Setup of run 1:
Design mult_unsigned, start of the top module:
module mult_unsigned #(
		parameter WIDTHA = 16,
		parameter WIDTHB = 24,
		parameter PIPELINE_DEPTH = 4
)
(
	input clk,rst,
	input [WIDTHA -1 :0] A,
	input [WIDTHB -1 :0] B,
	output [WIDTHA + WIDTHB - 1:0] result
);
clock: 11.8 ns
lec_check: 0
cap_margin: 20
cell_pad_in_sites_global_placement: 0
core_margin: 10
core_utilization: 59
cts_cluster_diameter: 160
cts_cluster_size: 100
hold_slack_margin: 0.21
min_routing_layer: met1
place_density: 0.81
setup_slack_margin: 0.09
slew_margin: 10
tns_end_percent: 20
run.sh (not shown) runs the stock make flow with config.mk's settings and CLKGATE_MAP_FILE=.
Input changes introduced in run 2 (baseline for comparison: run 1):
Settings: changing PLACE_DENSITY from 0.81 to 0.67; changing TNS_END_PERCENT from 20 to 50; changing CTS_CLUSTER_SIZE from 100 to 96; removing CTS_CLUSTER_DIAMETER (formerly 160); changing CORE_MARGIN from 10 to 2; changing CORE_UTILIZATION from 59 to 72; removing HOLD_SLACK_MARGIN (formerly 0.21); changing the clock period (ns, I/O delays scaled along) from 11.8 to 5.95.
When run 2 is set beside run 1, its worst-case headroom to the max-slew limit turns out to be 6.1 points smaller. Minimum period implied by the final worst setup slack came out lower on run 2 than on run 1. Tap cell instance count of run 2 falls short of that of run 1 by more than 10%. Run 1 → run 2: actual slew at the worst max-slew pin now larger; part of the cycle the worst path needs rose by 47 points; clock-buffer cell count moved down; worst-path maximum fanout decreased 18; multi-input combinational cell area rose by about 4%. Route | run 2 vs run 1 | wire longer in run 2. Peak clock frequency supported by timing: run 2 > run 1. Run 2: all stages done; final checks FAILED (setup timing). Design area: run 2 higher than run 1.
> inputs changed (run 2 -> run 3)
Settings: clearing TNS_END_PERCENT, which used to be 50; clearing SETUP_SLACK_MARGIN, which used to be 0.09; clearing CELL_PAD_IN_SITES_GLOBAL_PLACEMENT, which used to be 0; swapping 10 for 20 in SLEW_MARGIN; clearing MIN_ROUTING_LAYER, which used to be met1; swapping 0.67 for 0.78 in PLACE_DENSITY; clearing CTS_CLUSTER_SIZE, which used to be 96; putting ABC_AREA at 1 where nothing was set; swapping 5.95 for 5.44 in the clock period (ns, I/O delays scaled along).
--- outcome ---
- Run 3: complete, dirty (setup timing)
- STATUS run=run 2 STAGES=ALL_DONE FINAL_CHECKS=FAILED CAUSE=setup timing
- Going from run 2 to run 3, the worst stage delay on the critical path was found to have gone up by 120 ps.
- From run 2 to run 3 the numbers moved as follows: cell area after layout rose 4.1%, clock buffer and inverter area fraction after layout fell 0.33 points, summed instance area of the synthesized netlist rose 5.1%.
- [run 3 vs run 2] final worst-path setup slack: lower in run 3
- Per the comparison of run 3 with run 2, fmax rose 14 MHz; post-synthesis area per instance lower.
- Sort run 3 and run 2 by non-clock buffer count, ascending, and run 3 comes first.
- Across both runs, final clock period utilization by the worst path was higher for run 3 than for run 2.

---

## sierra
The RTL this note starts from:
==> flow/design.v <==
module mult_unsigned #(
		parameter WIDTHA = 16,
		parameter WIDTHB = 24,
		parameter PIPELINE_DEPTH = 4
)
(
	input clk,rst,
	input [WIDTHA -1 :0] A,
	input [WIDTHB -1 :0] B,
	output [WIDTHA + WIDTHB - 1:0] result
);
reg [WIDTHA -1 :0] rA;
reg [WIDTHB -1 :0] rB;
reg [WIDTHA + WIDTHB - 1:0] M [PIPELINE_DEPTH-1:0];
integer i;
always @(posedge clk or posedge rst)
begin
	if (rst) begin
		rA <= 0;
		rB <= 0;
		for (i=0; i<PIPELINE_DEPTH; i=i+1)
		  M[i] <=0;
		end
	else
	begin
		rA <= A;
		rB <= B;
		M[0] <= rA * rB;
		for (i=0; i<PIPELINE_DEPTH-1; i=i+1)
			M[i+1] <= M[i];
	end
end
assign result = M[PIPELINE_DEPTH-1];
endmodule
clock: 11.8 ns
lec_check: 0
cap_margin: 20
cell_pad_in_sites_global_placement: 0
core_margin: 10
core_utilization: 56
cts_cluster_diameter: 160
cts_cluster_size: 100
hold_slack_margin: 0.26
min_routing_layer: met1
place_density_lb_addon: 0.3
setup_slack_margin: 0.09
slew_margin: 10
tns_end_percent: 20
> inputs changed (sierra -> harbor)
Settings: a change of HOLD_SLACK_MARGIN from 0.26 to 0.21; a change of CTS_CLUSTER_SIZE from 100 to 49; a deleted SETUP_SLACK_MARGIN that had been 0.09; an added PLACE_DENSITY of 0.67; a change of CORE_UTILIZATION from 56 to 72; a deleted CTS_CLUSTER_DIAMETER that had been 160; a deleted PLACE_DENSITY_LB_ADDON that had been 0.3; a change of TNS_END_PERCENT from 20 to 50; a change of the clock period (ns, I/O delays scaled along) from 11.8 to 5.55.
- STATUS run=harbor STAGES=ALL_DONE FINAL_CHECKS=FAILED CAUSE=setup timing
- Delta (harbor minus sierra): cell area went up 2700 um2, total placed cells including tap cells increased 4.5%, number of vias in the routed layout went up 2536, total met3 wirelength after detailed routing has increased.
- sierra leaves more setup margin than harbor.
- harbor vs. sierra: layout-stage area growth over the synthesis result up 15 points; pin count of the biggest net entering global routing shrank by 16%.
- On smallest hold slack: harbor sits below sierra.
- Comparing harbor and sierra, the lower detailed-router iteration count before antenna repair is on sierra.
Edits applied to the flow inputs when going from harbor to quartz:
Settings: HOLD_SLACK_MARGIN no longer set, was 0.21; MAX_ROUTING_LAYER now met4, previously not set; SLEW_MARGIN now 20, was 10; PLACE_DENSITY no longer set, was 0.67; TNS_END_PERCENT no longer set, was 50; CORE_MARGIN now 2, was 10; MIN_ROUTING_LAYER no longer set, was met1; CELL_PAD_IN_SITES_GLOBAL_PLACEMENT no longer set, was 0; CTS_CLUSTER_SIZE no longer set, was 49; the clock period (ns, I/O delays scaled along) now 7.4, was 5.55.
## What came out
quartz closes out successfully: all stages finished, all timing, DRC and antenna checks passed.
quartz vs harbor on area added between synthesis and finish: quartz is the lower one.
The vertical die dimension in quartz sits 16 um below the value recorded for harbor.
met3 wire length on quartz is down relative to harbor.
Relative to harbor, the final area measured on quartz has decreased by more than 10%.
On insertion delay at the late pin of the worst-skew pair, quartz tracks harbor almost exactly.
Changes in lagoon relative to quartz:
Settings: putting SETUP_SLACK_MARGIN at 1.25 where nothing was set; putting ABC_AREA at 1 where nothing was set; swapping 7.4 for 4.33 in the clock period (ns, I/O delays scaled along).
Findings:
- In the summary table, lagoon is marked failed, with error GRT-0232 raised in global routing (5_1_grt).
- Cell total in the yosys stat output: lagoon vs quartz up 26%
- Compared with quartz, placed cell count in lagoon increased by more than a quarter.
- When lagoon is measured against quartz, its compound-cell area share of the yosys netlist turns out 2.8 points lower.

---

RTL: the design.v shown in full above, as it stands there.
make LEC_CHECK=0 ABC_AREA=1 CAP_MARGIN=20 CORE_MARGIN=2 CORE_UTILIZATION=72 MAX_ROUTING_LAYER=met4 SLEW_MARGIN=20 finish   # period 4.33 ns
The baseline died in global routing.
==> next run, changes <==
--- a/flow/config.mk
+++ b/flow/config.mk
@@ -7,7 +7,5 @@
 export LEC_CHECK = 0
-export ABC_AREA = 1
 export CAP_MARGIN = 20
 export CORE_MARGIN = 2
-export CORE_UTILIZATION = 72
-export MAX_ROUTING_LAYER = met4
+export CORE_UTILIZATION = 40
 export SLEW_MARGIN = 20
==> flow/constraint.sdc (replaced) <==
create_clock -name core_clock -period 8.0 [get_ports {clk}]
set_input_delay 1.6000 -clock core_clock [delete_from_list [all_inputs] [get_ports {clk}]]
set_output_delay 1.6000 -clock core_clock [all_outputs]
set_load 0.01 [all_outputs]
Effect:
- Now the flow completed with no timing, DRC or antenna violations
- area after synthesis shrinks by 4.8%
- synthesized cell count is lower by 21%
- die area went up by 69%
==> next run, changes <==
==> flow/constraint.sdc (replaced) <==
create_clock -name core_clock -period 6.61 [get_ports {clk}]
set_input_delay 1.3220 -clock core_clock [delete_from_list [all_inputs] [get_ports {clk}]]
set_output_delay 1.3220 -clock core_clock [all_outputs]
set_load 0.01 [all_outputs]
After rerunning: Via count rose by 0.98%; cell area rose by 1.0%; non-clock buffer count rose by 27; register-to-register slack is worse by 1200 ps; routed wire length rose by 1.3%.
==> next run, changes <==
--- a/flow/config.mk
+++ b/flow/config.mk
@@ -7,5 +7,7 @@
 export LEC_CHECK = 0
+export ABC_AREA = 1
 export CAP_MARGIN = 20
 export CORE_MARGIN = 2
-export CORE_UTILIZATION = 40
+export CORE_UTILIZATION = 65
+export CTS_CLUSTER_DIAMETER = 400
 export SLEW_MARGIN = 20
==> flow/constraint.sdc (replaced) <==
create_clock -name core_clock -period 4.42 [get_ports {clk}]
set_input_delay 0.8840 -clock core_clock [delete_from_list [all_inputs] [get_ports {clk}]]
set_output_delay 0.8840 -clock core_clock [all_outputs]
set_load 0.01 [all_outputs]
What happened: The changed run produced a layout that fails on negative setup slack; routed wire length rose by about 30%; via count rose by 27%; design area rose by about 18%; worst setup slack is worse by 1300 ps; area after synthesis rose by about 5%.
==> next run, changes <==
--- a/flow/config.mk
+++ b/flow/config.mk
@@ -10,4 +10,5 @@
 export CORE_MARGIN = 2
-export CORE_UTILIZATION = 65
+export CORE_UTILIZATION = 72
 export CTS_CLUSTER_DIAMETER = 400
+export CTS_CLUSTER_SIZE = 100
 export SLEW_MARGIN = 20
This time the run did not get past global routing.
Die size went down by 9.5%.
Synthesized cell count stays the same.
Synthesized area is unchanged.
==> next run, changes <==
--- a/flow/config.mk
+++ b/flow/config.mk
@@ -11,4 +11,4 @@
 export CORE_UTILIZATION = 72
-export CTS_CLUSTER_DIAMETER = 400
-export CTS_CLUSTER_SIZE = 100
+export CTS_CLUSTER_SIZE = 74
+export PLACE_DENSITY = 0.36
 export SLEW_MARGIN = 20
==> flow/constraint.sdc (replaced) <==
create_clock -name core_clock -period 5.44 [get_ports {clk}]
set_input_delay 1.0880 -clock core_clock [delete_from_list [all_inputs] [get_ports {clk}]]
set_output_delay 1.0880 -clock core_clock [all_outputs]
set_load 0.01 [all_outputs]
What happened: This time the run finished but fails on negative setup slack; synthesized cell count is unchanged; die size stays the same; synthesized area is unchanged.
